==> flow/design.v (excerpt) <==
module BallCompetition(
    input	wire clk,					 
    input   wire rstn,					 
    input	wire	[3:0]  sw_in,  	 
    input   wire  [2:0]  key_in,		 
    output	wire	[1:0]  reg_ab,  	 
    output  wire  [7:0]  led_time,	 
    output  [8:0]  seg_led_1,			 
	 output  [8:0]  seg_led_2			 
);
	localparam DelayTime = 250;   
   wire [2:0]	press_on;				 
	wire [3:0] seg_data_1;				 
	wire [3:0] seg_data_2;				 
    key_debounce	 
    #(.DELAY_TIME  (DelayTime))  
    key0
    (
		.clk(clk),		            
      .rstn(rstn),
      .key_in(key_in[0]),		
      .press_on(press_on[0])	       
    );
    key_debounce
    #(.DELAY_TIME  (DelayTime))  
    key1
    (
      .clk(clk),		           
      .rstn(rstn),
      .key_in(key_in[1]),		
      .press_on(press_on[1])	       
    );
    key_debounce
    #(.DELAY_TIME  (DelayTime))  
    key2
    (
      .clk(clk),		            
      .rstn(rstn),
      .key_in(key_in[2]),		
      .press_on(press_on[2])	      
    ); 
    Display u_Display(
      .clk(clk),  
      .rstn(rstn),
      .sw_in(sw_in),  
      .press_on(press_on),
      .reg_ab(reg_ab), 
      .led_time(led_time),
      .seg_data_1(seg_data_1),  
      .seg_data_2(seg_data_2)      
    );
    segment u_segment(
   .seg_data_1  (seg_data_1),	
	.seg_data_2  (seg_data_2),		
	.seg_led_1   (seg_led_1),		
	.seg_led_2	 (seg_led_2)
    );
endmodule
For scale: ~1500 cells after synthesis, about 11000 sq um of cells after synthesis.
clock: 4.37 ns
lec_check: 0
abc_area: 1
cap_margin: 5
core_margin: 2
core_utilization: 71
cts_cluster_diameter: 27
setup_slack_margin: 1.12
slew_margin: 20
run.sh (not shown) runs the stock make flow with config.mk's settings and CLKGATE_MAP_FILE=.
The starting point died in 5_1_grt.
==> next run, changes <==
CORE_UTILIZATION = 70   (was 71)
CTS_CLUSTER_DIAMETER = 197   (was 27)
SETUP_SLACK_MARGIN = default   (was 1.12)
clock period = 4.47 ns   (was 4.37 ns; I/O delays follow)
Outcome: With this change the flow ran to the end with violations: setup timing; die size went up by 1.4%; synthesized area stays the same; synthesized cell count is unchanged.
==> next run, changes <==
ABC_AREA = default   (was 1)
CAP_MARGIN = 20   (was 5)
CORE_UTILIZATION = 62   (was 70)
CTS_CLUSTER_DIAMETER = default   (was 197)
clock period = 6.62 ns   (was 4.47 ns; I/O delays follow)
Outcome:
- With this change the flow passed the timing, design-rule and antenna checks
- setup slack improves by 0.57 ns
- cell area decreases by 9.5%
- die size increases by 11%
- register-to-register slack improves by 1.1 ns
- worst hold slack degrades by 0.011 ns
- sequential power decreases by 33%
- count of clock-buffer cells in the layout does not change
- power decreases by 42%
- synthesized cell count decreases by 17%
- sequential cell count is unchanged
- clock power decreases by 30%
==> next run, changes <==
ABC_AREA = 1   (was default)
CORE_UTILIZATION = 72   (was 62)
CTS_CLUSTER_DIAMETER = 103   (was default)
CTS_CLUSTER_SIZE = 99   (was default)
clock period = 6.37 ns   (was 6.62 ns; I/O delays follow)
After rerunning: Wire length fell by 6.9%; synthesized area rose by about 1.7%; worst hold slack gains 0.0056 ns; critical path depth increases by 16; first-iteration DRC count goes up by 18%; non-clock buffer count goes down by 49; clock power barely changes; worst setup slack is better by 0.034 ns; power came out higher by about 12%.
==> next run, changes <==
ABC_AREA = default   (was 1)
CORE_UTILIZATION = 40   (was 72)
CTS_CLUSTER_DIAMETER = default   (was 103)
CTS_CLUSTER_SIZE = default   (was 99)
clock period = 7.86 ns   (was 6.37 ns; I/O delays follow)
Total power drops by 27%.
Clock-buffer cell count rises by 1.
Register-to-register slack is better by 0.60 ns.
Sequential power came out lower by 19%.
Utilization goes down by 35 points.
Worst setup slack improves by 0.21 ns.
Die area grows by 74%.
First-iteration DRC count went down by 3.0%.
==> next run, changes <==
CORE_UTILIZATION = 72   (was 40)
CTS_CLUSTER_DIAMETER = 103   (was default)
CTS_CLUSTER_SIZE = 36   (was default)
clock period = 6.7 ns   (was 7.86 ns; I/O delays follow)
=> Global-route usage went up by 19 points; die size went down by well over a third; routed wire length went up by a few percent; clock skew went down by 0.0046 ns; clock-buffer cell count went down by 1; worst setup slack is worse by 0.020 ns; cell area went up slightly; first-iteration DRC count went up by well over a third; final cell count went down by a little under a tenth; hold slack is better by 0.018 ns; area after synthesis stays the same.
Power is estimated from default activity; no workload was simulated.
